`design/flow/config.mk`:
```
export PLATFORM = sky130hd
export DESIGN_NAME = RegFile
export DESIGN_NICKNAME = RegFile
export VERILOG_FILES = /design/flow/design.v
export SDC_FILE = /design/flow/constraint.sdc
export NUM_CORES = 4
export LEC_CHECK = 0
export CAP_MARGIN = 20
export CORE_ASPECT_RATIO = 0.7
export CORE_MARGIN = 5
export CORE_UTILIZATION = 51
export GPL_TIMING_DRIVEN = 0
export MAX_ROUTING_LAYER = met4
export PLACE_DENSITY = 0.91
export SETUP_SLACK_MARGIN = 0.37
export SLEW_MARGIN = 20
export TNS_END_PERCENT = 100
```
`design/flow/constraint.sdc`:
```
create_clock -name core_clock -period 4.48 [get_ports {clk}]
set_input_delay 0.8960 -clock core_clock [delete_from_list [all_inputs] [get_ports {clk}]]
set_output_delay 0.8960 -clock core_clock [all_outputs]
set_load 0.01 [all_outputs]
```
`design/flow/design.v`:
```
module RegFile(  
   input clk,
   input reset,
   input [3:0] A1,
   input [3:0] A2,
   input [3:0] A3,    
   input [31:0] WD3,  
   input RegWrite,    
   input [31:0] PCPlus8,    
   output [31:0] RD1,    
   output [31:0] RD2    
   );
   reg[31:0] R[15:0]; 
   integer i;
   always @ (posedge clk or posedge reset)
   begin   
         if (reset) 
         begin
            for (i=0; i<16 ;i=i+1)
            begin
				R[i] <= 32'b0;
            end
         end
         else 
         begin         
            if(RegWrite == 1'b1) begin  
               R[A3] <= WD3;
            end
            R[15] <= PCPlus8;
         end
   end
   assign RD1 = R[A1];
   assign RD2 = R[A2];
endmodule
```
`design/flow/run.sh`:
```
#!/bin/bash
# the make line also repeats each setting of config.mk as NAME=value (left out here)
make -C /OpenROAD-flow-scripts/flow DESIGN_CONFIG=/design/flow/config.mk WORK_HOME=/design/flow/orfs CLKGATE_MAP_FILE= finish
```
==> results of run 1 <==
## routing by layer
layer	wire, um	up-vias	GRT usage [%]
met5	0	-	-
li1	-	9366	-
met2	49500	2326	57.3
met3	22100	615	21.6
met4	8510	0	22.2
met1	46600	12300	55.8
## repair_timing
action,4_1_cts,5_1_grt
endpoints found under the hold margin,0,0
gates cloned,0,1
pin swaps,23,8
gates resized,330,57
setup endpoints to repair,64,41
hold buffers,0,0
setup buffers,33,2
## through the flow
stage	utilization [%]	setup TNS [ps]	worst slack (ps)	hold WS (ps)	cells
floorplan	-	-1724580	-3370	474	2332
global placement	56.0	-3365400	-6580	492	3155
detailed placement	56.8	-47790	-1050	507	3176
CTS	62.6	0	170	504	3307
global route	62.9	0	334	520	3314
finish	62.9	0	293	505	3316
## area by class of cell
class / count / share of cell area (%)
Clock buffer: 72 / 4.61
Antenna cell: 6 / 0.0456
Inverter: 27 / 0.338
Tap cell: 684 / 2.60
Buffer: 230 / 5.37
Sequential cell: 512 / 38.9
Clock inverter: 26 / 1.01
Timing Repair Buffer: 196 / 6.37
Multi-Input combinational cell: 1563 / 40.8
==> impl_metrics.env, run 1 <==
# source this file to load flow results
export IMPL_top_area_cell="dfrtp_1"
export IMPL_ys_flops=512
export IMPL_post_synth_top_count_cell="dfrtp_1"
export IMPL_internal_power_mw=10.1
export IMPL_p_total_mw=14.8
export IMPL_switching_share_pct=31.8
export IMPL_syn_inst=2332
export IMPL_die_width_um=285
export IMPL_worstSkewPairLatency_ps=640
export IMPL_top_cells_by_count="dfrtp_1 (512), mux2_2 (496), a22oi_1 (136), buf_2 (106), nor2_1 (102)"
export IMPL_fin_area_um2=33000
export IMPL_cts_max_level=2
export IMPL_power_top_group="sequential cells"
export IMPL_p_leak_nw=14.0
export IMPL_cp_data_required_time_ps=3580
export IMPL_place_gp_congestion=1.10
export IMPL_io_pins=143
export IMPL_coreArea_um2=52400
export IMPL_netlist_area_um2=27100
export IMPL_seqPwrFrac_pct=44.7
export IMPL_simple_gate_area_share_pct=5.82
export IMPL_final_antenna_net_count=0
export IMPL_tool_warnings=29
export IMPL_cts_sinks=512
export IMPL_postSynthAreaPerCell_um2=11.6
export IMPL_nets=2661
export IMPL_crit_chain="clkdlybuf4s15_2, buf_6, and2_1, buf_2, o2bb2ai_1, a211oi_1, a31oi_1, o32a_1, clkdlybuf4s50_1"
export IMPL_clkTransAtPathRegs_ps=60
export IMPL_finalHoldViolCount=0
export IMPL_topCellsByArea="dfrtp_1 (47%), mux2_2 (21%), a22oi_1 (3.8%)"
export IMPL_chipArea_um2=57900
export IMPL_pg_seq_mw=6.61
export IMPL_yosysWarnings=2
export IMPL_vias=24600
export IMPL_maxCapViolCount=0
export IMPL_pg_comb_mw=3.38
export IMPL_synth_cell_types=59
export IMPL_grt_pass1_vias=24300
export IMPL_irDropWorstVdd_uv=301
export IMPL_top_logic_kind="multiplexers"
export IMPL_cts_tree="yes"
export IMPL_routed_wl_mm=127
export IMPL_cts_buffers=52
export IMPL_slowest_delay_ps=560
export IMPL_path_depth=9
export IMPL_rows=70
export IMPL_crit_family="buffers and inverters"
export IMPL_pwr_share_clk_pct=32.5
export IMPL_synthXorXnorAreaFrac_pct=0
export IMPL_status="complete, no violations"
export IMPL_endpoint_kind="output port"
export IMPL_area_growth_pct=21.6
export IMPL_min_period_ps=4190
export IMPL_grt_usage_pct=43.8
export IMPL_drtIter0Drc=4214
export IMPL_syn_nets=2411
export IMPL_wl_per_cell_um=38.2
export IMPL_ff_type="dfrtp_1"
export IMPL_rsz0062_at_grt="true"
export IMPL_finalClockPeriodUsage_pct=93.5
export IMPL_rrSetupSlack_ps=3540
export IMPL_seq_area_um2=12800
export IMPL_r2r_end="R[7][10]$_DFFE_PP0P_"
export IMPL_path_buffers=4
export IMPL_fp_util_pct=51.7
export IMPL_post_drt_via_cell_ratio=7.41
export IMPL_clock_net_power_mw=4.81
export IMPL_ys_cells=2332
export IMPL_slew_violations=0
export IMPL_fmax_mhz=239
export IMPL_numPortBuffers=139
export IMPL_hold_path_class="in -> async"
export IMPL_grt_overflow_total=0
export IMPL_max_slew_margin_pct=25.7
export IMPL_firstDrtPassIters=10
export IMPL_ys_chip_area_um2=27100
export IMPL_clock_skew_ps=0
export IMPL_cp_arrival_ps=3290
export IMPL_edf_count=0
export IMPL_fa_ha_area_share_pct=0
export IMPL_cts_buffer_depth=3
export IMPL_dieHeight_um=203
export IMPL_tightest_slew_ps=1110
export IMPL_root_buffer="clkbuf_16"
export IMPL_crit_type="in -> out"
export IMPL_grt_max_degree=37
export IMPL_top_area_share_pct=47.3
export IMPL_crit_path_start_kind="primary input"
export IMPL_crit_slowest_cell="clkdlybuf4s50_1"
export IMPL_cp_max_fo=10
export IMPL_layout_area_comb_um2=13400
export IMPL_synthMuxAreaShare_pct=25.9
export IMPL_power_density_nw_per_um2=449
export IMPL_comb_power_share_pct=22.8
export IMPL_post_dp_hpwl_mm=87.4
export IMPL_reg2regPathDepth=1
export IMPL_r2r_start="R[7][10]$_DFFE_PP0P_"
export IMPL_place_area_um2=29800
export IMPL_antenna_found_initial=7
export IMPL_fillers=3992
export IMPL_crit_end="RD2[30]"
export IMPL_grt_pass1_wl_mm=178
export IMPL_setup_viol_count_final=0
export IMPL_yosys_area_share_aoi_pct=16.5
export IMPL_power_switching_mw=4.70
export IMPL_async_flop_share_pct=100
export IMPL_route_detailed_drc=0
export IMPL_synth_seq_area_share_pct=47.3
export IMPL_crit_start="A2[0]"
==> inputs of run 2 (changes only) <==
ABC_AREA = 0   (was default)
CAP_MARGIN = 5   (was 20)
CORE_ASPECT_RATIO = default   (was 0.7)
CORE_MARGIN = 10   (was 5)
CORE_UTILIZATION = 34   (was 51)
CTS_CLUSTER_SIZE = 43   (was default)
GPL_TIMING_DRIVEN = default   (was 0)
MAX_ROUTING_LAYER = default   (was met4)
PLACE_DENSITY = 0.7   (was 0.91)
SLEW_MARGIN = 15   (was 20)
TNS_END_PERCENT = default   (was 100)
clock period = 3.46 ns   (was 4.48 ns; I/O delays follow)
==> run 2 against run 1 <==
  * Clock skew unchanged
  * Area after synthesis did not move
  * Final area rose by 7.4%
  * Clock power grew about 30%
  * Sequential cell count unchanged
  * Total power up 29%
  * First-iteration DRC count shrank 34%
  * Register-to-register slack worse by 960 ps
  * Sequential share of layout area fell by 2.7 points
  * Sequential power grew 28%
  * Worst setup slack lost 74 ps
  * Critical endpoint is now RD1[26]
  * Largest power group unchanged
  * Highest routed layer is now met5
==> impl_metrics.env, run 2 <==
# source this file to load flow results
export IMPL_status="complete, no violations"
export IMPL_finalClockPeriodUsage_pct=93.7
export IMPL_syn_nets=2411
export IMPL_top_cells_by_count="dfrtp_1 (512), mux2_2 (496), a22oi_1 (136), buf_2 (106), nor2_1 (102)"
export IMPL_tightest_slew_ps=859
export IMPL_die_width_um=302
export IMPL_switching_share_pct=30.0
export IMPL_final_antenna_net_count=0
export IMPL_path_depth=10
export IMPL_cp_common_cell="buf_4"
export IMPL_crit_slowest_cell="a2111oi_4"
export IMPL_routed_wl_mm=107
export IMPL_route_met3_wl_mm=11.8
export IMPL_synth_seq_area_share_pct=47.3
export IMPL_pwr_share_clk_pct=32.6
export IMPL_pg_seq_mw=8.48
export IMPL_tool_warnings=29
export IMPL_comb_power_share_pct=23.1
export IMPL_r2r_start="R[8][7]$_DFFE_PP0P_"
export IMPL_edf_count=0
export IMPL_ff_type="dfrtp_1"
export IMPL_fp_util_pct=34.3
export IMPL_hold_path_class="in -> async"
export IMPL_crit_type="in -> out"
export IMPL_firstDrtPassIters=8
export IMPL_ys_chip_area_um2=27100
export IMPL_final_util_pct=44.8
export IMPL_rows=103
export IMPL_reg2regPathDepth=1
export IMPL_netlist_area_um2=27100
export IMPL_setup_viol_count_final=0
export IMPL_fa_ha_area_share_pct=0
export IMPL_yosysWarnings=2
export IMPL_numPortBuffers=142
export IMPL_seqPwrFrac_pct=44.3
export IMPL_worstSkewPairLatency_ps=630
export IMPL_drtIter0Drc=2771
export IMPL_power_switching_mw=5.75
export IMPL_crit_start="A1[3]"
export IMPL_rsz0062_at_grt="true"
export IMPL_nets=2746
export IMPL_fmax_mhz=309
export IMPL_cp_data_required_time_ps=2770
export IMPL_endpoint_kind="output port"
export IMPL_crit_end="RD1[26]"
export IMPL_crit_chain="buf_6, buf_12, inv_2, nand2_1, buf_4, o22ai_1, a2111oi_4, a21oi_2, buf_4, dlygate4sd2_1"
export IMPL_power_density_nw_per_um2=541
export IMPL_post_synth_top_count_cell="dfrtp_1"
export IMPL_syn_inst=2332
export IMPL_maxCapViolCount=0
export IMPL_synth_cell_types=59
export IMPL_fillers=7013
export IMPL_async_flop_share_pct=100
export IMPL_postSynthAreaPerCell_um2=11.6
export IMPL_r2r_end="R[8][7]$_DFFE_PP0P_"
export IMPL_synthXorXnorAreaFrac_pct=0
export IMPL_coreArea_um2=79000
export IMPL_finalHoldViolCount=0
export IMPL_grt_pass1_wl_mm=153
export IMPL_pg_comb_mw=4.43
export IMPL_antenna_found_initial=4
export IMPL_topCellsByArea="dfrtp_1 (47%), mux2_2 (21%), a22oi_1 (3.8%)"
export IMPL_cts_sinks=512
export IMPL_place_gp_congestion=0.960
export IMPL_top_layer_used="met5"
export IMPL_ys_cells=2332
export IMPL_top_logic_kind="multiplexers"
export IMPL_grt_overflow_total=0
export IMPL_cts_max_level=2
export IMPL_internal_power_mw=13.4
export IMPL_min_period_ps=3240
export IMPL_clock_skew_ps=0
export IMPL_top_area_cell="dfrtp_1"
export IMPL_clkTransAtPathRegs_ps=60
export IMPL_cp_arrival_ps=2550
export IMPL_power_top_group="sequential cells"
export IMPL_chipArea_um2=91400
export IMPL_rrSetupSlack_ps=2580
export IMPL_root_buffer="clkbuf_16"
export IMPL_p_leak_nw=15.0
export IMPL_slew_violations=0
export IMPL_post_dp_hpwl_mm=67.6
export IMPL_grt_max_degree=91
export IMPL_yosys_area_share_aoi_pct=16.5
export IMPL_io_pins=143
export IMPL_simple_gate_area_share_pct=5.82
export IMPL_vias=23100
export IMPL_met1_length_mm=42.1
export IMPL_synthMuxAreaShare_pct=25.9
export IMPL_irDropWorstVdd_uv=370
export IMPL_slowest_delay_ps=400
export IMPL_ys_flops=512
export IMPL_grt_pass1_vias=22700
export IMPL_crit_family="buffers and inverters"
export IMPL_post_drt_via_cell_ratio=6.13
export IMPL_cts_buffer_depth=3
export IMPL_dieHeight_um=302
export IMPL_route_detailed_drc=0
export IMPL_clock_net_power_mw=6.23
export IMPL_cts_tree="yes"
export IMPL_top_area_share_pct=47.3
export IMPL_cts_buffers=55
export IMPL_met2_wirelength_mm=46.6
export IMPL_fin_area_um2=35400
export IMPL_place_area_um2=31500
export IMPL_crit_path_start_kind="primary input"
export IMPL_max_slew_margin_pct=42.7
export IMPL_cp_max_fo=11
export IMPL_path_buffers=6
export IMPL_wl_per_cell_um=28.5
export IMPL_grt_usage_pct=22.3
export IMPL_area_growth_pct=30.6
==> run 2: final cells by class <==
| cell class | instances | area (um2) | share of cell area (%) |
|---|---|---|---|
| timing repair buffer | 508 | 5400 | 15.3 |
| sequential | 512 | 12800 | 36.2 |
| clock inverter | 19 | 223 | 0.630 |
| antenna | 1 | 2.50 | 0.00707 |
| clock buffer | 82 | 1680 | 4.75 |
| tap | 1050 | 1310 | 3.71 |
| inverter | 27 | 105 | 0.297 |
| multi-input combinational | 1563 | 13800 | 39.1 |
==> run 2: timing repair <==
item | CTS | global route
setup endpoints to repair | 64 | 62
pin swaps | 36 | 76
setup buffers | 60 | 43
hold buffers | 0 | 0
gates resized | 273 | 197
gates cloned | 5 | 5
==> run 2: routing by layer <==
metal	global-route usage, %	up-vias
met5	0	-
met4	11.6	6
met3	5.55	382
met2	33.4	1541
met1	29.4	11600
li1	-	9538
==> run 2: stage by stage <==
stage | power (mW) | instances | TNS, ps | setup WS [ps] | hold WS [ps]
after detailed placement | 12.6 | 3547 | -3120 | -245 | 502
final | 19.1 | 3762 | 0 | 219 | 363
after global routing | 19.9 | 3761 | 0 | 168 | 371
after global placement | 12.5 | 3547 | -3020 | -282 | 495
after floorplan | 10.8 | 2332 | -2142370 | -4180 | 474
after CTS | 18.9 | 3713 | 0 | 195 | 359
==> inputs of run 3 (changes only) <==
ABC_AREA = default   (was 0)
CELL_PAD_IN_SITES_GLOBAL_PLACEMENT = 0   (was default)
CORE_MARGIN = 5   (was 10)
CORE_UTILIZATION = 39   (was 34)
CTS_CLUSTER_DIAMETER = 218   (was default)
CTS_CLUSTER_SIZE = default   (was 43)
GPL_TIMING_DRIVEN = 0   (was default)
HOLD_SLACK_MARGIN = 0.11   (was default)
PLACE_DENSITY = default   (was 0.7)
SETUP_SLACK_MARGIN = default   (was 0.37)
SLEW_MARGIN = 30   (was 15)
TNS_END_PERCENT = 40   (was default)
clock period = 8.67 ns   (was 3.46 ns; I/O delays follow)
==> run 3 against run 2 <==
  * Highest routed layer unchanged
  * Count of clock-buffer cells in the layout increased by 4
  * Register-to-register slack improved by 5200 ps
  * Largest power group unchanged
  * Synthesized cell count did not move
  * Sequential cell count is the same
  * Worst setup slack gained 690 ps
  * First-iteration DRC count grew 19%
==> impl_metrics.env, run 3 <==
# source this file to load flow results
export IMPL_endpoint_kind="output port"
export IMPL_reg2regPathDepth=1
export IMPL_crit_end="RD2[10]"
export IMPL_clock_net_power_mw=2.58
export IMPL_async_flop_share_pct=100
export IMPL_top_area_cell="dfrtp_1"
export IMPL_rows=96
export IMPL_min_from="R[8][6]$_DFFE_PP0P_"
export IMPL_grt_max_degree=31
export IMPL_internal_power_mw=5.30
export IMPL_grt_pass1_wl_mm=178
export IMPL_vias=23600
export IMPL_cp_arrival_ps=6030
export IMPL_fa_ha_area_share_pct=0
export IMPL_maxCapViolCount=0
export IMPL_crit_type="in -> out"
export IMPL_cts_sinks=512
export IMPL_area_growth_pct=18.7
export IMPL_crit_slowest_cell="nor3_4"
export IMPL_top_area_share_pct=47.3
export IMPL_cp_max_fo=11
export IMPL_power_top_group="sequential cells"
export IMPL_postSynthAreaPerCell_um2=11.6
export IMPL_pwr_share_clk_pct=33.7
export IMPL_top_logic_kind="multiplexers"
export IMPL_min_path_cells=1
export IMPL_yosys_area_share_aoi_pct=16.5
export IMPL_comb_power_share_pct=22.0
export IMPL_pg_comb_mw=1.68
export IMPL_power_switching_mw=2.35
export IMPL_max_slew_margin_pct=22.6
export IMPL_slew_violations=0
export IMPL_grt_overflow_total=0
export IMPL_simple_gate_area_share_pct=5.82
export IMPL_crit_family="buffers and inverters"
export IMPL_syn_inst=2332
export IMPL_power_density_nw_per_um2=238
export IMPL_nets=2633
export IMPL_ys_flops=512
export IMPL_cts_max_level=2
export IMPL_whs_ps=514
export IMPL_pg_seq_mw=3.39
export IMPL_tool_warnings=27
export IMPL_setup_tns_ps=0
export IMPL_final_util_pct=46.8
export IMPL_grt_usage_pct=33.4
export IMPL_coreArea_um2=68700
export IMPL_synthMuxAreaShare_pct=25.9
export IMPL_slowest_delay_ps=940
export IMPL_route_detailed_drc=0
export IMPL_cts_buffers=57
export IMPL_ys_chip_area_um2=27100
export IMPL_seqPwrFrac_pct=44.4
export IMPL_yosysWarnings=2
export IMPL_dpl_cell_count=3426
export IMPL_min_to="R[8][6]$_DFFE_PP0P_"
export IMPL_switching_share_pct=30.8
export IMPL_cp_data_required_time_ps=6940
export IMPL_crit_start="A2[3]"
export IMPL_routed_wl_mm=129
export IMPL_r2r_end="R[4][30]$_DFFE_PP0P_"
export IMPL_netlist_area_um2=27100
export IMPL_clkTransAtPathRegs_ps=60
export IMPL_fmax_mhz=129
export IMPL_wl_per_cell_um=36.5
export IMPL_die_width_um=274
export IMPL_post_drt_via_cell_ratio=6.68
export IMPL_p_leak_nw=13.4
export IMPL_rrSetupSlack_ps=7820
export IMPL_root_buffer="clkbuf_16"
export IMPL_irDropWorstVdd_uv=163
export IMPL_antenna_found_initial=4
export IMPL_cts_resized=0
export IMPL_cts_tree="yes"
export IMPL_r2r_start="R[4][30]$_DFFE_PP0P_"
export IMPL_drtIter0Drc=3286
export IMPL_post_synth_top_count_cell="dfrtp_1"
export IMPL_place_gp_congestion=1.04
export IMPL_crit_chain="clkdlybuf4s50_1, buf_4, nand2_1, nor3_4, buf_2, a221oi_1, a31oi_1, clkdlybuf4s50_1"
export IMPL_syn_nets=2411
export IMPL_path_buffers=4
export IMPL_grt_pass1_vias=23500
export IMPL_finalHoldViolCount=0
export IMPL_min_period_ps=7770
export IMPL_worstSkewPairLatency_ps=630
export IMPL_synthXorXnorAreaFrac_pct=0
export IMPL_holdBufCountCts=0
export IMPL_post_dp_hpwl_mm=86.8
export IMPL_clock_skew_ps=0
export IMPL_path_depth=8
export IMPL_edf_count=0
export IMPL_firstDrtPassIters=9
export IMPL_chipArea_um2=74800
export IMPL_ys_cells=2332
export IMPL_postCtsSetupBuffers=0
export IMPL_finalClockPeriodUsage_pct=89.6
export IMPL_fp_util_pct=39.4
export IMPL_hold_path_class="reg -> reg"
export IMPL_synth_cell_types=59
export IMPL_cp_common_cell="clkdlybuf4s50_1"
export IMPL_numPortBuffers=139
export IMPL_p_total_mw=7.65
export IMPL_io_pins=143
export IMPL_stdcell_count=3531
export IMPL_status="complete, no violations"
export IMPL_top_cells_by_count="dfrtp_1 (512), mux2_2 (496), a22oi_1 (136), buf_2 (106), nor2_1 (102)"
export IMPL_synth_seq_area_share_pct=47.3
export IMPL_cts_buffer_depth=3
export IMPL_setup_viol_count_final=0
export IMPL_dieHeight_um=274
export IMPL_rsz0062_at_grt="false"
export IMPL_tightest_slew_ps=1160
export IMPL_final_antenna_net_count=0
export IMPL_topCellsByArea="dfrtp_1 (47%), mux2_2 (21%), a22oi_1 (3.8%)"
export IMPL_crit_path_start_kind="primary input"
export IMPL_ff_type="dfrtp_1"
==> run 3: metal layers <==
layer  vias to the layer above  wire [um]  track usage [%]  part of all wire, %
li1                       9300          -                -                    -
met1                     11900      48200             42.3                   37
met2                      1839      54000             48.8                   42
met3                       556      16400             11.6                   13
met4                         6      10200             21.2                  7.9
met5                         -         78                0                0.061
==> run 3: cell type report <==
cell class | count | area (um2)
Fill cell | 6383 | 36600
Multi-Input combinational cell | 1563 | 13100
Sequential cell | 512 | 12800
Timing Repair Buffer | 163 | 1890
Clock buffer | 86 | 1650
Tap cell | 931 | 1160
Buffer | 230 | 1150
Clock inverter | 17 | 289
Inverter | 27 | 105
Antenna cell | 2 | 5.00
==> run 3: through the flow <==
| step | setup slack (ps) | area (um2) |
|---|---|---|
| after floorplan | -16.3 | 27100 |
| after global routing | 966 | 32100 |
| after CTS | 1240 | 32100 |
| final | 904 | 32100 |
| after detailed placement | 1260 | 30200 |
| after global placement | -3490 | 29600 |
==> inputs of run 4 (changes only) <==
CAP_MARGIN = 20   (was 5)
CELL_PAD_IN_SITES_GLOBAL_PLACEMENT = default   (was 0)
CORE_ASPECT_RATIO = 0.7   (was default)
CORE_MARGIN = 2   (was 5)
CORE_UTILIZATION = 51   (was 39)
CTS_CLUSTER_DIAMETER = default   (was 218)
GPL_TIMING_DRIVEN = 1   (was 0)
HOLD_SLACK_MARGIN = default   (was 0.11)
MAX_ROUTING_LAYER = met4   (was default)
PLACE_DENSITY = 0.91   (was default)
SETUP_SLACK_MARGIN = 0.37   (was default)
SLEW_MARGIN = 20   (was 30)
TNS_END_PERCENT = 100   (was 40)
clock period = 3.33 ns   (was 8.67 ns; I/O delays follow)
==> run 4 against run 3 <==
  * Clock power rose to 2.5 times the previous value
  * Worst setup slack worse by 1100 ps
  * Critical path type unchanged
  * Largest power group unchanged
  * Now fails the layout checks on negative setup slack
  * Hold slack lost 54 ps
  * First-iteration DRC count grew 76%
  * Critical endpoint is now RD2[21]
==> impl_metrics.env, run 4 <==
# source this file to load flow results
export IMPL_maxCapViolCount=0
export IMPL_clkTransAtPathRegs_ps=70
export IMPL_grt_overflow_total=0
export IMPL_slew_violations=0
export IMPL_setup_tns_ps=-226
export IMPL_power_switching_mw=7.04
export IMPL_holdBufCountCts=0
export IMPL_grt_pass1_wl_mm=176
export IMPL_path_depth=11
export IMPL_rsz0062_at_grt="true"
export IMPL_stdcell_count=3445
export IMPL_setup_viol_count_final=2
export IMPL_postSynthAreaPerCell_um2=11.6
export IMPL_wl_per_cell_um=38.3
export IMPL_synth_seq_area_share_pct=47.3
export IMPL_netlist_area_um2=27100
export IMPL_area_growth_pct=32.9
export IMPL_syn_inst=2332
export IMPL_die_width_um=279
export IMPL_min_period_ps=3550
export IMPL_vias=27300
export IMPL_dpl_cell_count=3221
export IMPL_dieHeight_um=197
export IMPL_crit_start="A2[1]"
export IMPL_power_density_nw_per_um2=582
export IMPL_place_area_um2=31300
export IMPL_comb_power_share_pct=25.3
export IMPL_antenna_found_initial=13
export IMPL_routed_wl_mm=132
export IMPL_cts_buffers=49
export IMPL_fp_util_pct=51.7
export IMPL_root_buffer="clkbuf_16"
export IMPL_min_to="R[15][0]$_DFF_PP0_"
export IMPL_crit_type="in -> out"
export IMPL_finalWorstSetupSlack_ps=-224
export IMPL_synthMuxAreaShare_pct=25.9
export IMPL_pg_seq_mw=9.15
export IMPL_rrSetupSlack_ps=2050
export IMPL_top_cells_by_count="dfrtp_1 (512), mux2_2 (496), a22oi_1 (136), buf_2 (106), nor2_1 (102)"
export IMPL_numPortBuffers=142
export IMPL_firstDrtPassIters=17
export IMPL_final_util_pct=68.7
export IMPL_p_leak_nw=15.3
export IMPL_slowest_delay_ps=630
export IMPL_switching_share_pct=33.6
export IMPL_max_slew_margin_pct=40.1
export IMPL_status="complete, but fails checks"
export IMPL_ys_flops=512
export IMPL_fa_ha_area_share_pct=0
export IMPL_place_gp_congestion=1.04
export IMPL_pwr_share_clk_pct=31.0
export IMPL_cp_data_required_time_ps=2660
export IMPL_min_from="PCPlus8[0]"
export IMPL_final_antenna_net_count=0
export IMPL_nets=2785
export IMPL_async_flop_share_pct=100
export IMPL_endpoint_kind="output port"
export IMPL_clock_skew_ps=0
export IMPL_path_buffers=6
export IMPL_topCellsByArea="dfrtp_1 (47%), mux2_2 (21%), a22oi_1 (3.8%)"
export IMPL_grt_max_degree=74
export IMPL_simple_gate_area_share_pct=5.82
export IMPL_violations="negative setup slack"
export IMPL_ff_type="dfrtp_1"
export IMPL_post_synth_top_count_cell="dfrtp_1"
export IMPL_top_area_cell="dfrtp_1"
export IMPL_cp_max_fo=8
export IMPL_cts_buffer_depth=3
export IMPL_worstSkewPairLatency_ps=640
export IMPL_ys_cells=2332
export IMPL_finalClockPeriodUsage_pct=107
export IMPL_post_drt_via_cell_ratio=7.92
export IMPL_cp_arrival_ps=2890
export IMPL_synthXorXnorAreaFrac_pct=0
export IMPL_cp_common_cell="buf_12"
export IMPL_post_dp_hpwl_mm=68.2
export IMPL_chipArea_um2=55000
export IMPL_yosysWarnings=2
export IMPL_crit_chain="buf_12, buf_12, buf_12, nor2b_4, buf_6, buf_8, a22oi_2, o22ai_1, and2b_1, a31oi_1, buf_2"
export IMPL_syn_nets=2411
export IMPL_coreArea_um2=52400
export IMPL_hold_path_class="in -> reg"
export IMPL_io_pins=143
export IMPL_finalHoldViolCount=0
export IMPL_top_area_share_pct=47.3
export IMPL_internal_power_mw=13.9
export IMPL_grt_usage_pct=44.8
export IMPL_min_path_cells=1
export IMPL_grt_pass1_vias=26800
export IMPL_reg2regPathDepth=1
export IMPL_synth_cell_types=59
export IMPL_crit_slowest_cell="o22ai_1"
export IMPL_irDropWorstVdd_uv=428
export IMPL_tool_warnings=29
export IMPL_cts_tree="yes"
export IMPL_crit_path_start_kind="primary input"
export IMPL_ys_chip_area_um2=27100
export IMPL_r2r_start="R[0][18]$_DFFE_PP0P_"
export IMPL_yosys_area_share_aoi_pct=16.5
export IMPL_pg_comb_mw=5.30
export IMPL_cts_max_level=2
export IMPL_r2r_end="R[0][18]$_DFFE_PP0P_"
export IMPL_route_detailed_drc=0
export IMPL_drtIter0Drc=5781
export IMPL_top_logic_kind="multiplexers"
export IMPL_rows=70
export IMPL_fmax_mhz=281
export IMPL_tightest_slew_ps=899
export IMPL_fin_area_um2=36000
export IMPL_crit_family="buffers and inverters"
export IMPL_crit_end="RD2[21]"
export IMPL_power_top_group="sequential cells"
export IMPL_clock_net_power_mw=6.49
export IMPL_seqPwrFrac_pct=43.7
export IMPL_edf_count=0
export IMPL_cts_sinks=512
run 4: repair_timing:
action	in CTS	in global routing
resized	437	212
buffers inserted	72	30
cloned	11	5
pin swaps	74	106
setup endpoints to repair	64	63
endpoints found under the hold margin	0	0
run 4: cell type report:
class	count	area, um2
sequential	512	12800
inverter	27	108
antenna	17	42.5
clock buffer	70	1450
clock inverter	19	313
multi-input combinational	1563	14300
timing repair buffer	553	6070
tap	684	856
fill	3213	16400
run 4: per-stage QoR:
stage	setup WS [ps]	hold slack, ps	power (mW)
floorplan	-4290	474	11.2
global placement	-462	491	12.9
detailed placement	-486	499	13.2
CTS	239	478	19.7
global route	-159	469	21.2
finish	-224	460	20.9
run 4: layer usage:
layer | global-route usage (%) | part of all wire [%]
met5 | - | 0
met4 | 28.1 | 9.9
met3 | 23.3 | 19
met2 | 59.0 | 38
met1 | 53.4 | 33
==> inputs of run 5 (changes only) <==
CORE_ASPECT_RATIO = default   (was 0.7)
CORE_UTILIZATION = 57   (was 51)
GPL_TIMING_DRIVEN = default   (was 1)
MAX_ROUTING_LAYER = default   (was met4)
PLACE_DENSITY = default   (was 0.91)
SETUP_SLACK_MARGIN = default   (was 0.37)
TNS_END_PERCENT = default   (was 100)
clock period = 3.12 ns   (was 3.33 ns; I/O delays follow)
==> run 5 against run 4 <==
  * Count of clock-buffer cells in the layout grew 18
  * Clock skew did not move
  * Clock power increased by 5.9%
  * Hold slack worse by 47 ps
  * Still fails the layout checks on negative setup slack
  * Largest power group unchanged
  * Area after synthesis stayed put
  * Critical path type unchanged
  * Sequential share of layout area is 1.6 points higher
  * Total power up 0.40%
==> impl_metrics.env, run 5 <==
# source this file to load flow results
export IMPL_p_leak_nw=14.9
export IMPL_topCellsByArea="dfrtp_1 (47%), mux2_2 (21%), a22oi_1 (3.8%)"
export IMPL_reg2regPathDepth=1
export IMPL_max_slew_margin_pct=43.3
export IMPL_cts_buffers=56
export IMPL_syn_nets=2411
export IMPL_finalWorstSetupSlack_ps=-27.0
export IMPL_simple_gate_area_share_pct=5.82
export IMPL_path_depth=9
export IMPL_pg_seq_mw=9.38
export IMPL_setup_tns_ps=-53.0
export IMPL_r2r_start="R[10][31]$_DFFE_PP0P_"
export IMPL_finalClockPeriodUsage_pct=101
export IMPL_top_logic_kind="multiplexers"
export IMPL_grt_overflow_total=0
export IMPL_routed_wl_mm=104
export IMPL_synth_cell_types=59
export IMPL_antenna_found_initial=1
export IMPL_die_width_um=222
export IMPL_r2r_end="R[10][31]$_DFFE_PP0P_"
export IMPL_clock_net_power_mw=6.87
export IMPL_rows=79
export IMPL_crit_end="RD2[20]"
export IMPL_fmax_mhz=318
export IMPL_area_growth_pct=27.2
export IMPL_route_detailed_drc=0
export IMPL_violations="negative setup slack"
export IMPL_rrSetupSlack_ps=2280
export IMPL_power_top_group="sequential cells"
export IMPL_tool_warnings=37
export IMPL_top_area_cell="dfrtp_1"
export IMPL_top_cells_by_count="dfrtp_1 (512), mux2_2 (496), a22oi_1 (136), buf_2 (106), nor2_1 (102)"
export IMPL_netlist_area_um2=27100
export IMPL_status="complete, but fails checks"
export IMPL_ys_flops=512
export IMPL_io_pins=143
export IMPL_hold_path_class="in -> async"
export IMPL_syn_inst=2332
export IMPL_cp_data_required_time_ps=2500
export IMPL_yosys_area_share_aoi_pct=16.5
export IMPL_cts_tree="yes"
export IMPL_numPortBuffers=142
export IMPL_pwr_share_clk_pct=32.7
export IMPL_synthMuxAreaShare_pct=25.9
export IMPL_edf_count=0
export IMPL_drtIter0Drc=3234
export IMPL_clock_skew_ps=0
export IMPL_fillers=3304
export IMPL_grt_max_degree=106
export IMPL_path_buffers=5
export IMPL_seqPwrFrac_pct=44.6
export IMPL_internal_power_mw=14.8
export IMPL_post_dp_hpwl_mm=66.3
export IMPL_cts_sinks=512
export IMPL_cts_buffer_depth=3
export IMPL_place_gp_congestion=0.966
export IMPL_vias=23300
export IMPL_min_period_ps=3150
export IMPL_top_area_share_pct=47.3
export IMPL_post_synth_top_count_cell="dfrtp_1"
export IMPL_worstSkewPairLatency_ps=630
export IMPL_crit_chain="buf_4, buf_12, buf_4, buf_12, mux2_2, a222oi_1, and2b_1, a31oi_2, dlygate4sd2_1"
export IMPL_crit_family="buffers and inverters"
export IMPL_coreArea_um2=46800
export IMPL_crit_type="in -> out"
export IMPL_holdBufCountCts=0
export IMPL_firstDrtPassIters=7
export IMPL_pg_comb_mw=4.77
export IMPL_clkTransAtPathRegs_ps=60
export IMPL_dieHeight_um=222
export IMPL_cp_max_fo=12
export IMPL_p_total_mw=21.0
export IMPL_grt_pass1_vias=23400
export IMPL_synth_seq_area_share_pct=47.3
export IMPL_finalHoldViolCount=0
export IMPL_crit_slowest_cell="mux2_2"
export IMPL_grt_pass1_wl_mm=153
export IMPL_power_density_nw_per_um2=610
export IMPL_slowest_delay_ps=350
export IMPL_seq_area_um2=12800
export IMPL_irDropWorstVdd_uv=506
export IMPL_rsz0062_at_grt="true"
export IMPL_layout_area_comb_um2=13500
export IMPL_final_antenna_net_count=0
export IMPL_crit_start="A2[1]"
export IMPL_tightest_slew_ps=851
export IMPL_postSynthAreaPerCell_um2=11.6
export IMPL_nets=2727
export IMPL_cp_arrival_ps=2520
export IMPL_switching_share_pct=29.7
export IMPL_comb_power_share_pct=22.7
export IMPL_synthXorXnorAreaFrac_pct=0
export IMPL_ys_chip_area_um2=27100
export IMPL_async_flop_share_pct=100
export IMPL_ys_cells=2332
export IMPL_slew_violations=0
export IMPL_chipArea_um2=49300
export IMPL_dpl_cell_count=3152
export IMPL_root_buffer="clkbuf_16"
export IMPL_cts_max_level=2
export IMPL_fa_ha_area_share_pct=0
export IMPL_maxCapViolCount=0
export IMPL_ff_type="dfrtp_1"
export IMPL_post_drt_via_cell_ratio=7.06
export IMPL_fp_util_pct=57.9
export IMPL_yosysWarnings=2
export IMPL_setup_viol_count_final=2
export IMPL_crit_path_start_kind="primary input"
export IMPL_power_switching_mw=6.25
export IMPL_wl_per_cell_um=31.6
export IMPL_stdcell_count=3301
export IMPL_endpoint_kind="output port"
export IMPL_grt_usage_pct=42.0
run 5: metrics by stage:
step           area (um2)  worst slack [ps]  util, %  hold WS (ps)
3_5_place_dp        31500              -638     67.4           501
4_1_cts             34300             -65.6     73.3           405
6_report            34500             -27.0     73.7           413
3_3_place_gp        31500              -627     67.4           494
5_1_grt             34500             -65.4     73.7           431
2_1_floorplan       27100             -4460        -           474
run 5: final cells by class:
class | instances | share of cell area, %
tap | 607 | 2.20
multi-input combinational | 1563 | 39.3
clock buffer | 88 | 5.03
antenna | 1 | 0.00726
clock inverter | 15 | 0.483
sequential | 512 | 37.2
inverter | 27 | 0.312
timing repair buffer | 488 | 15.5
run 5: routing by layer:
layer	share of wire [%]	up-vias	global-route usage, %
met5	0	-	0
met4	6.1	0	22.9
met3	11	446	8.43
li1	-	9501	-
met2	44	1652	62.9
met1	39	11700	57.6
run 5: timing repair:
action	in CTS	in global routing
pin swaps	18	16
gates resized	189	56
cloned	3	0
setup buffers	36	6
endpoints found under the setup margin	64	31
==> inputs of run 6 (changes only) <==
CAP_MARGIN = 5   (was 20)
CELL_PAD_IN_SITES_GLOBAL_PLACEMENT = 3   (was default)
CORE_MARGIN = 10   (was 2)
CORE_UTILIZATION = 40   (was 57)
CTS_CLUSTER_DIAMETER = 218   (was default)
GPL_TIMING_DRIVEN = 0   (was default)
HOLD_SLACK_MARGIN = 0.11   (was default)
TNS_END_PERCENT = 40   (was default)
clock period = 8.67 ns   (was 3.12 ns; I/O delays follow)
==> run 6 against run 5 <==
  * The run now finishes clean
  * Sequential share of layout area up 2.5 points
  * Area after synthesis unchanged
  * Critical path type unchanged
  * Critical endpoint is now RD2[10]
  * Largest power group unchanged
  * Final area decreased by 6.4%
  * Total power down 62%
==> impl_metrics.env, run 6 <==
# source this file to load flow results
export IMPL_numPortBuffers=139
export IMPL_drtIter0Drc=3279
export IMPL_clock_net_power_mw=2.83
export IMPL_p_leak_nw=13.5
export IMPL_path_buffers=4
export IMPL_met3_usage_pct=8.65
export IMPL_yosysWarnings=2
export IMPL_ff_type="dfrtp_1"
export IMPL_vias=23300
export IMPL_r2r_end="R[14][28]$_DFFE_PP0P_"
export IMPL_setup_tns_ps=0
export IMPL_crit_type="in -> out"
export IMPL_grt_pass1_vias=23400
export IMPL_tool_warnings=29
export IMPL_irDropWorstVdd_uv=151
export IMPL_cp_data_required_time_ps=6940
export IMPL_maxCapViolCount=0
export IMPL_switching_share_pct=30.8
export IMPL_grt_max_degree=35
export IMPL_yosys_area_share_aoi_pct=16.5
export IMPL_max_slew_margin_pct=14.7
export IMPL_tightest_slew_ps=1280
export IMPL_area_growth_pct=19.1
export IMPL_topCellsByArea="dfrtp_1 (47%), mux2_2 (21%), a22oi_1 (3.8%)"
export IMPL_post_dp_hpwl_mm=93.6
export IMPL_routed_wl_mm=139
export IMPL_power_top_group="sequential cells"
export IMPL_grt_usage_pct=34.7
export IMPL_route_detailed_drc=0
export IMPL_post_synth_top_count_cell="dfrtp_1"
export IMPL_slowest_delay_ps=1030
export IMPL_cp_common_cell="clkdlybuf4s50_1"
export IMPL_postSynthAreaPerCell_um2=11.6
export IMPL_netlist_area_um2=27100
export IMPL_clock_skew_ps=0
export IMPL_internal_power_mw=5.46
export IMPL_endpoint_kind="output port"
export IMPL_pg_comb_mw=1.70
export IMPL_worstSkewPairLatency_ps=610
export IMPL_chipArea_um2=78500
export IMPL_min_to="R[5][1]$_DFFE_PP0P_"
export IMPL_syn_inst=2332
export IMPL_power_switching_mw=2.43
export IMPL_dieHeight_um=280
export IMPL_cts_buffers=67
export IMPL_comb_power_share_pct=21.5
export IMPL_r2r_start="R[14][28]$_DFFE_PP0P_"
export IMPL_crit_family="buffers and inverters"
export IMPL_pg_seq_mw=3.37
export IMPL_cts_sinks=512
export IMPL_syn_nets=2411
export IMPL_final_antenna_net_count=0
export IMPL_rows=95
export IMPL_top_logic_kind="multiplexers"
export IMPL_edf_count=0
export IMPL_fp_util_pct=40.3
export IMPL_ys_chip_area_um2=27100
export IMPL_stdcell_count=3483
export IMPL_seqPwrFrac_pct=42.7
export IMPL_synth_seq_area_share_pct=47.3
export IMPL_grt_use_met2_pct=51.6
export IMPL_coreArea_um2=67200
export IMPL_finalClockPeriodUsage_pct=90.9
export IMPL_path_depth=8
export IMPL_root_buffer="clkbuf_16"
export IMPL_min_from="R[5][1]$_DFFE_PP0P_"
export IMPL_holdBufCountCts=0
export IMPL_cts_buffer_depth=3
export IMPL_crit_path_start_kind="primary input"
export IMPL_async_flop_share_pct=100
export IMPL_busiest_layer="met2"
export IMPL_crit_chain="clkdlybuf4s50_1, buf_4, nand2_1, nor3_4, buf_2, a221oi_1, a31oi_1, clkdlybuf4s50_1"
export IMPL_cp_max_fo=10
export IMPL_fmax_mhz=127
export IMPL_ys_flops=512
export IMPL_crit_start="A2[3]"
export IMPL_top_area_cell="dfrtp_1"
export IMPL_top_cells_by_count="dfrtp_1 (512), mux2_2 (496), a22oi_1 (136), buf_2 (106), nor2_1 (102)"
export IMPL_min_path_cells=1
export IMPL_crit_end="RD2[10]"
export IMPL_dpl_cell_count=3366
export IMPL_cts_tree="yes"
export IMPL_postCtsSetupBuffers=0
export IMPL_rsz0062_at_grt="false"
export IMPL_p_total_mw=7.89
export IMPL_place_gp_congestion=0.948
export IMPL_met1_usage_pct=46.0
export IMPL_grt_overflow_total=0
export IMPL_whs_ps=512
export IMPL_firstDrtPassIters=6
export IMPL_pwr_share_clk_pct=35.8
export IMPL_slew_violations=0
export IMPL_cts_resized=0
export IMPL_synthXorXnorAreaFrac_pct=0
export IMPL_crit_slowest_cell="nor3_4"
export IMPL_power_density_nw_per_um2=245
export IMPL_rrSetupSlack_ps=7810
export IMPL_grt_pass1_wl_mm=190
export IMPL_io_pins=143
export IMPL_post_drt_via_cell_ratio=6.70
export IMPL_fa_ha_area_share_pct=0
export IMPL_wl_per_cell_um=39.9
export IMPL_antenna_found_initial=7
export IMPL_reg2regPathDepth=1
export IMPL_setup_viol_count_final=0
export IMPL_cp_arrival_ps=6150
export IMPL_nets=2642
export IMPL_ys_cells=2332
export IMPL_synthMuxAreaShare_pct=25.9
export IMPL_clkTransAtPathRegs_ps=60
export IMPL_hold_path_class="reg -> reg"
export IMPL_status="complete, no violations"
export IMPL_simple_gate_area_share_pct=5.82
export IMPL_cts_max_level=3
export IMPL_min_period_ps=7880
export IMPL_finalHoldViolCount=0
export IMPL_die_width_um=280
export IMPL_synth_cell_types=59
export IMPL_top_area_share_pct=47.3
==> run 6: layout make-up <==
class | count | area (um2)
Buffer | 230 | 1150
Fill cell | 6227 | 34900
Inverter | 27 | 105
Antenna cell | 2 | 5.00
Clock buffer | 97 | 1980
Tap cell | 873 | 1090
Timing Repair Buffer | 162 | 1850
Clock inverter | 17 | 196
Multi-Input combinational cell | 1563 | 13100
Sequential cell | 512 | 12800
==> run 6: routing by layer <==
layer	wire length, um	share of wire [%]	up-vias
li1	-	-	9318
met1	56200	40	12100
met2	59800	43	1520
met3	14200	10	381
met4	8700	6.3	2
met5	11	0.0079	-
==> run 6: stage by stage <==
stage	util (%)	instance area [um2]	setup WS (ps)
after floorplan	-	27100	-16.3
after global placement	44.0	29600	-3830
after detailed placement	44.8	30100	967
after CTS	48.0	32200	955
after global routing	48.0	32300	921
final	48.0	32300	786
==> inputs of run 7 (changes only) <==
ABC_AREA = 1   (was default)
CAP_MARGIN = 20   (was 5)
CELL_PAD_IN_SITES_GLOBAL_PLACEMENT = 2   (was 3)
CORE_ASPECT_RATIO = 1.42   (was default)
CORE_MARGIN = 5   (was 10)
CORE_UTILIZATION = 50   (was 40)
CTS_CLUSTER_DIAMETER = 99   (was 218)
CTS_CLUSTER_SIZE = 80   (was default)
GPL_ROUTABILITY_DRIVEN = 0   (was default)
GPL_TIMING_DRIVEN = default   (was 0)
HOLD_SLACK_MARGIN = 0.18   (was 0.11)
MAX_ROUTING_LAYER = met4   (was default)
MIN_ROUTING_LAYER = met1   (was default)
PLACE_DENSITY_LB_ADDON = 0.13   (was default)
SLEW_MARGIN = 15   (was 20)
TNS_END_PERCENT = default   (was 40)
clock period = 3.65 ns   (was 8.67 ns; I/O delays follow)
==> run 7 against run 6 <==
  * The run now fails in global placement without I/O
  * Die area is 24% lower
  * Area after synthesis is 1.3% higher
  * Synthesized cell count is 68% higher
==> impl_metrics.env, run 7 <==
# physical design summary
export IMPL_syn_nets=4006
export IMPL_ff_type="dfrtp_1"
export IMPL_top_cells_by_count="nand2_1 (1326), nand3_1 (834), dfrtp_1 (512), o21ai_0 (480), inv_1 (241)"
export IMPL_error_line="[ERROR FLW-0024] Place density exceeds 1.0 (current PLACE_DENSITY_LB_ADDON =  0.13). Please check if the value of  PLACE_DENSITY_LB_ADDON is between 0 and 0.99."
export IMPL_top_logic_kind="simple AND/OR/NAND/NOR gates"
export IMPL_ys_flops=512
export IMPL_async_flop_share_pct=100
export IMPL_chipArea_um2=59800
export IMPL_status="did not finish"
export IMPL_synth_cell_types=15
export IMPL_synthMuxAreaShare_pct=0
export IMPL_yosysWarnings=2
export IMPL_synth_seq_area_share_pct=46.7
export IMPL_coreArea_um2=54500
export IMPL_rows=102
export IMPL_netlist_area_um2=27500
export IMPL_fa_ha_area_share_pct=0
export IMPL_edf_count=0
export IMPL_top_area_share_pct=46.7
export IMPL_fp_util_pct=50.4
export IMPL_postSynthAreaPerCell_um2=6.99
export IMPL_ys_cells=3927
export IMPL_syn_inst=3927
export IMPL_simple_gate_area_share_pct=36.6
export IMPL_dieHeight_um=289
export IMPL_top_area_cell="dfrtp_1"
export IMPL_synthXorXnorAreaFrac_pct=0
export IMPL_yosys_area_share_aoi_pct=8.75
export IMPL_post_synth_top_count_cell="nand2_1"
export IMPL_ys_chip_area_um2=27500
export IMPL_die_width_um=207
export IMPL_topCellsByArea="dfrtp_1 (47%), nand2_1 (18%), nand3_1 (15%)"
export IMPL_stop_stage="global placement without I/O"
==> inputs of run 8 (changes only) <==
ABC_AREA = default   (was 1)
CELL_PAD_IN_SITES_GLOBAL_PLACEMENT = default   (was 2)
CORE_ASPECT_RATIO = default   (was 1.42)
CORE_MARGIN = 2   (was 5)
CORE_UTILIZATION = 68   (was 50)
CTS_CLUSTER_DIAMETER = default   (was 99)
CTS_CLUSTER_SIZE = default   (was 80)
GPL_ROUTABILITY_DRIVEN = default   (was 0)
HOLD_SLACK_MARGIN = default   (was 0.18)
MAX_ROUTING_LAYER = default   (was met4)
MIN_ROUTING_LAYER = default   (was met1)
PLACE_DENSITY_LB_ADDON = default   (was 0.13)
SLEW_MARGIN = 20   (was 15)
clock period = 5.78 ns   (was 3.65 ns; I/O delays follow)
==> run 8 against run 7 <==
  * Die area down 31%
  * Now clean on timing, DRC and antenna
  * Area after synthesis decreased by 1.3%
  * Synthesized cell count down 41%
==> impl_metrics.env, run 8 <==
# source this file to load flow results
export IMPL_syn_nets=2411
export IMPL_top_cells_by_count="dfrtp_1 (512), mux2_2 (496), a22oi_1 (136), buf_2 (106), nor2_1 (102)"
export IMPL_crit_path_start_kind="primary input"
export IMPL_setup_viol_count_final=0
export IMPL_pg_comb_mw=2.37
export IMPL_status="complete, no violations"
export IMPL_io_pins=143
export IMPL_grt_usage_pct=47.8
export IMPL_tool_warnings=35
export IMPL_cts_sinks=512
export IMPL_comb_power_share_pct=22.0
export IMPL_path_depth=6
export IMPL_fa_ha_area_share_pct=0
export IMPL_slew_violations=0
export IMPL_cp_arrival_ps=4040
export IMPL_r2r_end="R[4][28]$_DFFE_PP0P_"
export IMPL_min_from="R[5][0]$_DFFE_PP0P_"
export IMPL_clock_net_power_mw=3.38
export IMPL_pwr_share_clk_pct=31.2
export IMPL_holdBufCountCts=0
export IMPL_top_logic_kind="multiplexers"
export IMPL_final_util_pct=77.8
export IMPL_top_area_share_pct=47.3
export IMPL_yosys_area_share_aoi_pct=16.5
export IMPL_syn_inst=2332
export IMPL_area_growth_pct=13.7
export IMPL_worstSkewPairLatency_ps=620
export IMPL_post_drt_via_cell_ratio=7.63
export IMPL_hold_path_class="reg -> reg"
export IMPL_ys_flops=512
export IMPL_reg2regPathDepth=1
export IMPL_post_synth_top_count_cell="dfrtp_1"
export IMPL_postCtsSetupBuffers=0
export IMPL_firstDrtPassIters=8
export IMPL_grt_overflow_total=0
export IMPL_power_switching_mw=3.24
export IMPL_antenna_found_initial=2
export IMPL_place_gp_congestion=0.983
export IMPL_topCellsByArea="dfrtp_1 (47%), mux2_2 (21%), a22oi_1 (3.8%)"
export IMPL_cts_max_level=2
export IMPL_ff_type="dfrtp_1"
export IMPL_p_leak_nw=12.9
export IMPL_route_detailed_drc=0
export IMPL_ys_chip_area_um2=27100
export IMPL_switching_share_pct=30.0
export IMPL_grt_pass1_vias=22800
export IMPL_root_buffer="clkbuf_16"
export IMPL_slowest_delay_ps=770
export IMPL_pg_seq_mw=5.06
export IMPL_crit_start="A2[3]"
export IMPL_rows=73
export IMPL_irDropWorstVdd_uv=269
export IMPL_clock_skew_ps=0
export IMPL_fin_area_um2=30800
export IMPL_crit_end="RD2[28]"
export IMPL_cp_max_fo=18
export IMPL_grt_max_degree=163
export IMPL_crit_type="in -> out"
export IMPL_post_dp_hpwl_mm=61.0
export IMPL_synthXorXnorAreaFrac_pct=0
export IMPL_rrSetupSlack_ps=4940
export IMPL_netlist_area_um2=27100
export IMPL_min_to="R[5][0]$_DFFE_PP0P_"
export IMPL_synth_seq_area_share_pct=47.3
export IMPL_wl_per_cell_um=33.3
export IMPL_vias=22700
export IMPL_fmax_mhz=192
export IMPL_synthMuxAreaShare_pct=25.9
export IMPL_chipArea_um2=41400
export IMPL_min_period_ps=5200
export IMPL_cts_tree="yes"
export IMPL_clkTransAtPathRegs_ps=60
export IMPL_cts_buffer_depth=3
export IMPL_synth_cell_types=59
export IMPL_grt_pass1_wl_mm=145
export IMPL_min_path_cells=1
export IMPL_endpoint_kind="output port"
export IMPL_routed_wl_mm=99.0
export IMPL_yosysWarnings=2
export IMPL_tightest_slew_ps=1140
export IMPL_setup_tns_ps=0
export IMPL_internal_power_mw=7.57
export IMPL_final_antenna_net_count=0
export IMPL_finalHoldViolCount=0
export IMPL_finalClockPeriodUsage_pct=89.9
export IMPL_coreArea_um2=39500
export IMPL_power_density_nw_per_um2=351
export IMPL_max_slew_margin_pct=23.9
export IMPL_async_flop_share_pct=100
export IMPL_crit_slowest_cell="nand2b_1"
export IMPL_ys_cells=2332
export IMPL_cts_resized=0
export IMPL_maxCapViolCount=0
export IMPL_drtIter0Drc=3328
export IMPL_crit_chain="buf_2, nand2b_1, o32ai_1, a2111oi_0, a21oi_1, clkdlybuf4s50_1"
export IMPL_crit_family="AND-OR/OR-AND gates"
export IMPL_cts_buffers=53
export IMPL_numPortBuffers=142
export IMPL_seqPwrFrac_pct=46.8
export IMPL_nets=2489
export IMPL_rsz0062_at_grt="false"
export IMPL_dieHeight_um=204
export IMPL_path_buffers=2
export IMPL_die_width_um=204
export IMPL_postSynthAreaPerCell_um2=11.6
export IMPL_power_top_group="sequential cells"
export IMPL_whs_ps=513
export IMPL_top_area_cell="dfrtp_1"
export IMPL_p_total_mw=10.8
export IMPL_simple_gate_area_share_pct=5.82
export IMPL_fp_util_pct=68.5
export IMPL_place_area_um2=29100
export IMPL_cp_data_required_time_ps=4620
export IMPL_edf_count=0
export IMPL_r2r_start="R[4][28]$_DFFE_PP0P_"
[run 8: cell type report]
cell class	instances	area, um2
fill	2537	8760
antenna	2	5.00
clock inverter	11	109
multi-input combinational	1563	13200
clock buffer	79	1550
timing repair buffer	253	2370
sequential	512	12800
inverter	27	105
tap	525	657
[run 8: stage by stage]
| stage | cells | worst slack, ps |
|---|---|---|
| finish | 2972 | 584 |
| global route | 2970 | 585 |
| CTS | 2969 | 738 |
| detailed placement | 2879 | 742 |
| global placement | 2879 | 790 |
| floorplan | 2332 | -2330 |
[run 8: layer usage]
metal  vias up  share of wire [%]  wire (um)  global-route usage (%)
li1       9001                  -          -                       -
met1     11200                 36      35900                    62.6
met2      1990                 42      42000                    69.4
met3       526                 14      14100                    15.8
met4         2                7.1       7010                    29.0
met5         -              0.012         12                       0
==> inputs of run 9 (changes only) <==
CORE_UTILIZATION = 50   (was 68)
clock period = 3.82 ns   (was 5.78 ns; I/O delays follow)
==> run 9 against run 8 <==
  * Largest cell class unchanged
  * Worst setup slack lost 590 ps
  * The layout now fails its checks (negative setup slack)
  * Count of clock-buffer cells in the layout grew 3
  * Non-clock buffer count grew 101
  * Largest power group unchanged
  * Sequential cell count is the same
  * Critical endpoint is now RD1[9]
==> impl_metrics.env, run 9 <==
# source this file to load flow results
export IMPL_status="complete, but fails checks"
export IMPL_violations="negative setup slack"
export IMPL_fa_ha_area_share_pct=0
export IMPL_pg_comb_mw=3.73
export IMPL_antenna_found_initial=1
export IMPL_dp_slack_ps=-370
export IMPL_yosysWarnings=2
export IMPL_slowest_delay_ps=530
export IMPL_numPortBuffers=142
export IMPL_ys_cells=2332
export IMPL_pg_seq_mw=7.63
export IMPL_syn_nets=2411
export IMPL_cts_buffer_depth=3
export IMPL_cp_data_required_time_ps=3060
export IMPL_synth_seq_area_share_pct=47.3
export IMPL_clock_skew_ps=0
export IMPL_rrSetupSlack_ps=2960
export IMPL_fmax_mhz=261
export IMPL_path_depth=10
export IMPL_crit_slowest_cell="clkdlybuf4s50_1"
export IMPL_final_antenna_net_count=0
export IMPL_grt_pass1_wl_mm=150
export IMPL_coreArea_um2=53700
export IMPL_tightest_slew_ps=805
export IMPL_ff_type="dfrtp_1"
export IMPL_edf_count=0
export IMPL_postSynthAreaPerCell_um2=11.6
export IMPL_topCellsByArea="dfrtp_1 (47%), mux2_2 (21%), a22oi_1 (3.8%)"
export IMPL_top_cells_by_count="dfrtp_1 (512), mux2_2 (496), a22oi_1 (136), buf_2 (106), nor2_1 (102)"
export IMPL_chipArea_um2=56100
export IMPL_stdcell_count=3258
export IMPL_syn_inst=2332
export IMPL_rows=85
export IMPL_seqPwrFrac_pct=43.7
export IMPL_crit_start="A1[2]"
export IMPL_final_util_pct=61.0
export IMPL_whs_ps=518
export IMPL_io_pins=143
export IMPL_area_growth_pct=20.9
export IMPL_ys_flops=512
export IMPL_vias=22200
export IMPL_fillers=4342
export IMPL_place_gp_congestion=0.969
export IMPL_yosys_area_share_aoi_pct=16.5
export IMPL_rsz0062_at_grt="false"
export IMPL_firstDrtPassIters=8
export IMPL_post_synth_top_count_cell="dfrtp_1"
export IMPL_crit_type="in -> out"
export IMPL_post_drt_via_cell_ratio=6.81
export IMPL_top_area_share_pct=47.3
export IMPL_cts_tree="yes"
export IMPL_hold_path_class="reg -> reg"
export IMPL_finalClockPeriodUsage_pct=100
export IMPL_r2r_start="R[4][31]$_DFFE_PP0P_"
export IMPL_seq_area_um2=12800
export IMPL_synth_cell_types=59
export IMPL_grt_pass1_vias=22400
export IMPL_maxCapViolCount=0
export IMPL_comb_power_share_pct=21.4
export IMPL_cp_arrival_ps=3070
export IMPL_netlist_area_um2=27100
export IMPL_irDropWorstVdd_uv=393
export IMPL_power_switching_mw=5.05
export IMPL_cp_common_cell="buf_12"
export IMPL_post_dp_hpwl_mm=67.1
export IMPL_synthMuxAreaShare_pct=25.9
export IMPL_finalWorstSetupSlack_ps=-10.8
export IMPL_cts_sinks=512
export IMPL_grt_max_degree=103
export IMPL_simple_gate_area_share_pct=5.82
export IMPL_crit_family="buffers and inverters"
export IMPL_route_detailed_drc=0
export IMPL_max_slew_margin_pct=46.4
export IMPL_cts_max_level=2
export IMPL_power_density_nw_per_um2=532
export IMPL_internal_power_mw=12.4
export IMPL_worstSkewPairLatency_ps=620
export IMPL_dieHeight_um=237
export IMPL_layout_area_comb_um2=13200
export IMPL_p_total_mw=17.4
export IMPL_grt_usage_pct=36.5
export IMPL_pwr_share_clk_pct=34.9
export IMPL_die_width_um=237
export IMPL_nets=2594
export IMPL_power_top_group="sequential cells"
export IMPL_crit_end="RD1[9]"
export IMPL_synthXorXnorAreaFrac_pct=0
export IMPL_async_flop_share_pct=100
export IMPL_setup_viol_count_final=1
export IMPL_drtIter0Drc=2421
export IMPL_min_to="R[5][12]$_DFFE_PP0P_"
export IMPL_clkTransAtPathRegs_ps=60
export IMPL_grt_overflow_total=0
export IMPL_wl_per_cell_um=31.5
export IMPL_cp_max_fo=13
export IMPL_crit_path_start_kind="primary input"
export IMPL_tool_warnings=29
export IMPL_reg2regPathDepth=1
export IMPL_cts_buffers=57
export IMPL_root_buffer="clkbuf_16"
export IMPL_routed_wl_mm=103
export IMPL_fp_util_pct=50.4
export IMPL_min_period_ps=3830
export IMPL_finalHoldViolCount=0
export IMPL_r2r_end="R[4][31]$_DFFE_PP0P_"
export IMPL_min_path_cells=1
export IMPL_p_leak_nw=13.8
export IMPL_min_from="R[5][12]$_DFFE_PP0P_"
export IMPL_path_buffers=5
export IMPL_dpl_cell_count=3149
export IMPL_slew_violations=0
export IMPL_clock_net_power_mw=6.08
export IMPL_holdBufCountCts=0
export IMPL_top_logic_kind="multiplexers"
export IMPL_switching_share_pct=29.0
export IMPL_crit_chain="clkbuf_4, buf_12, nand2_1, or2_1, buf_12, o221ai_1, a21oi_1, a31oi_1, buf_4, clkdlybuf4s50_1"
export IMPL_ys_chip_area_um2=27100
export IMPL_endpoint_kind="output port"
export IMPL_top_area_cell="dfrtp_1"
-- run 9: area by class of cell --
| cell class | instances | share of cell area [%] |
|---|---|---|
| Sequential cell | 512 | 39.1 |
| Multi-Input combinational cell | 1563 | 40.4 |
| Timing Repair Buffer | 354 | 11.2 |
| Tap cell | 696 | 2.66 |
| Clock buffer | 82 | 5.19 |
| Inverter | 27 | 0.321 |
| Antenna cell | 1 | 0.00764 |
| Clock inverter | 23 | 1.13 |
-- run 9: per-stage QoR --
step	TNS [ps]	instance area, um2
after floorplan	-1994920	27100
after global placement	-734	30600
after detailed placement	-596	30600
after CTS	0	32700
after global routing	0	32800
final	-10.8	32800
-- run 9: timing repair --
action | in CTS | in global routing
resized | 6 | 10
buffers inserted | 0 | 3
gates cloned | 0 | 0
setup endpoints to repair | 4 | 13
pin swaps | 0 | 3
-- run 9: per-layer routing --
metal  vias to the layer above  GRT usage (%)  wire, um
li1                       9241              -         -
met1                     11400           48.8     41500
met2                      1215           58.1     47500
met3                       312           5.36      8430
met4                         0           18.1      5260
met5                         -              0         0
==> inputs of run 10 (changes only) <==
CORE_UTILIZATION = 70   (was 50)
CTS_CLUSTER_SIZE = 35   (was default)
SETUP_SLACK_MARGIN = 0.91   (was default)
clock period = 3.05 ns   (was 3.82 ns; I/O delays follow)
==> run 10 against run 9 <==
  * Synthesized cell count unchanged
  * Die area down 28%
  * The flow now stops in global routing
  * Area after synthesis unchanged
==> impl_metrics.env, run 10 <==
# physical design summary
export IMPL_status="did not finish"
export IMPL_stop_stage="global routing"
export IMPL_error_line="[ERROR GRT-0232] Routing congestion too high. Check the congestion heatmap in the GUI."
export IMPL_netlist_area_um2=27100
export IMPL_coreArea_um2=38400
export IMPL_synthXorXnorAreaFrac_pct=0
export IMPL_holdBufCountCts=0
export IMPL_ys_chip_area_um2=27100
export IMPL_edf_count=0
export IMPL_topCellsByArea="dfrtp_1 (47%), mux2_2 (21%), a22oi_1 (3.8%)"
export IMPL_top_cells_by_count="dfrtp_1 (512), mux2_2 (496), a22oi_1 (136), buf_2 (106), nor2_1 (102)"
export IMPL_simple_gate_area_share_pct=5.82
export IMPL_cts_buffers=53
export IMPL_rows=72
export IMPL_cts_max_level=2
export IMPL_ys_cells=2332
export IMPL_top_area_share_pct=47.3
export IMPL_chipArea_um2=40300
export IMPL_syn_inst=2332
export IMPL_yosys_area_share_aoi_pct=16.5
export IMPL_grt_usage_pct=112
export IMPL_grt_overflow_total=4006
export IMPL_io_pins=143
export IMPL_numPortBuffers=142
export IMPL_ff_type="dfrtp_1"
export IMPL_postSynthAreaPerCell_um2=11.6
export IMPL_dp_slack_ps=-440
export IMPL_synthMuxAreaShare_pct=25.9
export IMPL_async_flop_share_pct=100
export IMPL_root_buffer="clkbuf_16"
export IMPL_place_gp_congestion=0.993
export IMPL_fa_ha_area_share_pct=0
export IMPL_yosysWarnings=2
export IMPL_top_area_cell="dfrtp_1"
export IMPL_cts_buffer_depth=3
export IMPL_die_width_um=201
export IMPL_ys_flops=512
export IMPL_synth_cell_types=59
export IMPL_synth_seq_area_share_pct=47.3
export IMPL_post_synth_top_count_cell="dfrtp_1"
export IMPL_place_area_um2=31800
export IMPL_top_logic_kind="multiplexers"
export IMPL_cts_sinks=512
export IMPL_fp_util_pct=70.6
export IMPL_post_dp_hpwl_mm=65.7
export IMPL_dieHeight_um=201
export IMPL_syn_nets=2411
-- run 10: repair_timing --
| item | 4_1_cts |
|---|---|
| cloned | 15 |
| buffers inserted | 127 |
| setup endpoints to repair | 64 |
| pin swaps | 177 |
| resized | 544 |
-- run 10: per-layer routing --
metal	overflow	global-route usage [%]
met5	52	92.0
met4	830	119
met3	332	101
met2	2305	128
met1	487	104
-- run 10: stage by stage --
step           total power [mW]  std cells  util (%)  setup TNS, ps  hold slack [ps]
4_1_cts                    21.4       3289      94.0              0              411
3_5_place_dp               14.5       3051      82.8         -16580              503
3_3_place_gp               14.1       3051      82.8         -15720              493
2_1_floorplan              12.5       2332         -       -2310310              475
==> inputs of run 11 (changes only) <==
CORE_UTILIZATION = 68   (was 70)
CTS_CLUSTER_SIZE = default   (was 35)
PLACE_DENSITY = 0.43   (was default)
SETUP_SLACK_MARGIN = default   (was 0.91)
TNS_END_PERCENT = 10   (was default)
clock period = 4.14 ns   (was 3.05 ns; I/O delays follow)
==> run 11 against run 10 <==
  * Now fails the layout checks on negative setup slack
  * Area after synthesis unchanged
  * Die area up 2.9%
  * Synthesized cell count is the same
==> impl_metrics.env, run 11 <==
# source this file to load flow results
export IMPL_status="complete, but fails checks"
export IMPL_violations="negative setup slack"
export IMPL_chipArea_um2=41400
export IMPL_tool_warnings=29
export IMPL_route_detailed_drc=0
export IMPL_ys_cells=2332
export IMPL_crit_slowest_cell="nor3_1"
export IMPL_drtIter0Drc=3207
export IMPL_clock_net_power_mw=4.87
export IMPL_final_antenna_net_count=0
export IMPL_top_logic_kind="multiplexers"
export IMPL_firstDrtPassIters=7
export IMPL_switching_share_pct=29.9
export IMPL_post_synth_top_count_cell="dfrtp_1"
export IMPL_post_drt_via_cell_ratio=7.59
export IMPL_yosysWarnings=2
export IMPL_die_width_um=204
export IMPL_crit_path_start_kind="primary input"
export IMPL_synthXorXnorAreaFrac_pct=0
export IMPL_rsz0062_at_grt="false"
export IMPL_vias=23000
export IMPL_cts_tree="yes"
export IMPL_synth_cell_types=59
export IMPL_p_total_mw=15.3
export IMPL_postSynthAreaPerCell_um2=11.6
export IMPL_synth_seq_area_share_pct=47.3
export IMPL_cp_max_fo=18
export IMPL_clkTransAtPathRegs_ps=60
export IMPL_top_cells_by_count="dfrtp_1 (512), mux2_2 (496), a22oi_1 (136), buf_2 (106), nor2_1 (102)"
export IMPL_path_depth=7
export IMPL_grt_usage_pct=48.0
export IMPL_cp_common_cell="buf_4"
export IMPL_ff_type="dfrtp_1"
export IMPL_tightest_slew_ps=889
export IMPL_min_period_ps=4170
export IMPL_simple_gate_area_share_pct=5.82
export IMPL_power_switching_mw=4.59
export IMPL_crit_start="A2[1]"
export IMPL_finalClockPeriodUsage_pct=101
export IMPL_syn_nets=2411
export IMPL_post_dp_hpwl_mm=63.4
export IMPL_wl_per_cell_um=32.8
export IMPL_edf_count=0
export IMPL_io_pins=143
export IMPL_root_buffer="clkbuf_16"
export IMPL_cts_buffers=53
export IMPL_netlist_area_um2=27100
export IMPL_pg_seq_mw=7.09
export IMPL_antenna_cells=0
export IMPL_crit_chain="buf_4, nor3_1, buf_4, a22o_1, a2111oi_0, a21oi_1, clkdlybuf4s50_1"
export IMPL_endpoint_kind="output port"
export IMPL_place_gp_congestion=0.987
export IMPL_fa_ha_area_share_pct=0
export IMPL_synthMuxAreaShare_pct=25.9
export IMPL_grt_pass1_vias=22900
export IMPL_nets=2545
export IMPL_coreArea_um2=39500
export IMPL_worstSkewPairLatency_ps=610
export IMPL_dieHeight_um=204
export IMPL_seq_area_um2=12800
export IMPL_crit_end="RD2[18]"
export IMPL_antenna_found_initial=0
export IMPL_min_from="R[5][1]$_DFFE_PP0P_"
export IMPL_grt_overflow_total=0
export IMPL_async_flop_share_pct=100
export IMPL_cp_data_required_time_ps=3310
export IMPL_layout_area_comb_um2=13200
export IMPL_top_area_share_pct=47.3
export IMPL_whs_ps=514
export IMPL_r2r_start="R[8][1]$_DFFE_PP0P_"
export IMPL_maxCapViolCount=0
export IMPL_hold_path_class="reg -> reg"
export IMPL_top_area_cell="dfrtp_1"
export IMPL_max_slew_margin_pct=40.5
export IMPL_routed_wl_mm=99.4
export IMPL_irDropWorstVdd_uv=381
export IMPL_power_density_nw_per_um2=487
export IMPL_clock_skew_ps=0
export IMPL_slew_violations=0
export IMPL_area_growth_pct=16.2
export IMPL_crit_family="buffers and inverters"
export IMPL_power_top_group="sequential cells"
export IMPL_setup_viol_count_final=2
export IMPL_syn_inst=2332
export IMPL_min_path_cells=1
export IMPL_crit_type="in -> out"
export IMPL_finalHoldViolCount=0
export IMPL_cts_sinks=512
export IMPL_reg2regPathDepth=1
export IMPL_cp_arrival_ps=3340
export IMPL_yosys_area_share_aoi_pct=16.5
export IMPL_numPortBuffers=142
export IMPL_r2r_end="R[8][1]$_DFFE_PP0P_"
export IMPL_finalWorstSetupSlack_ps=-26.1
export IMPL_pwr_share_clk_pct=31.7
export IMPL_p_leak_nw=13.3
export IMPL_rows=73
export IMPL_fmax_mhz=240
export IMPL_internal_power_mw=10.8
export IMPL_fillers=2483
export IMPL_path_buffers=3
export IMPL_grt_max_degree=81
## run 11: stage by stage
stage          std cells  area [um2]  setup TNS [ps]  setup WS, ps  util, %
2_1_floorplan       2332       27100        -1863850         -3640        -
3_3_place_gp        2936       29700               0          77.6     75.2
3_5_place_dp        2936       29700               0          92.5     75.2
4_1_cts             3031       31500               0          86.1     79.6
5_1_grt             3031       31500               0          2.23     79.6
6_report            3031       31500           -43.5         -26.1     79.6
## run 11: area by class of cell
cell class,instances,area share (%)
clock buffers,81,5.02
flip-flops and latches,512,40.7
clock inverters,14,0.529
well taps,525,2.09
multi-input cells,1563,41.9
repair buffers,309,9.45
inverters,27,0.334
## run 11: metal layers
layer,vias up,part of all wire [%],global-route usage (%)
met2,1994,43,70.1
met5,-,0,0
li1,9132,-,-
met3,522,14,13.5
met4,0,7.0,28.7
met1,11300,37,64.3
## run 11: repair_timing
| item | CTS | global route |
|---|---|---|
| gates resized | 0 | 1 |
| setup endpoints to repair | 0 | 1 |
| hold buffers | 0 | 0 |
No activity file was given, so power comes from the tool's default toggle rates.
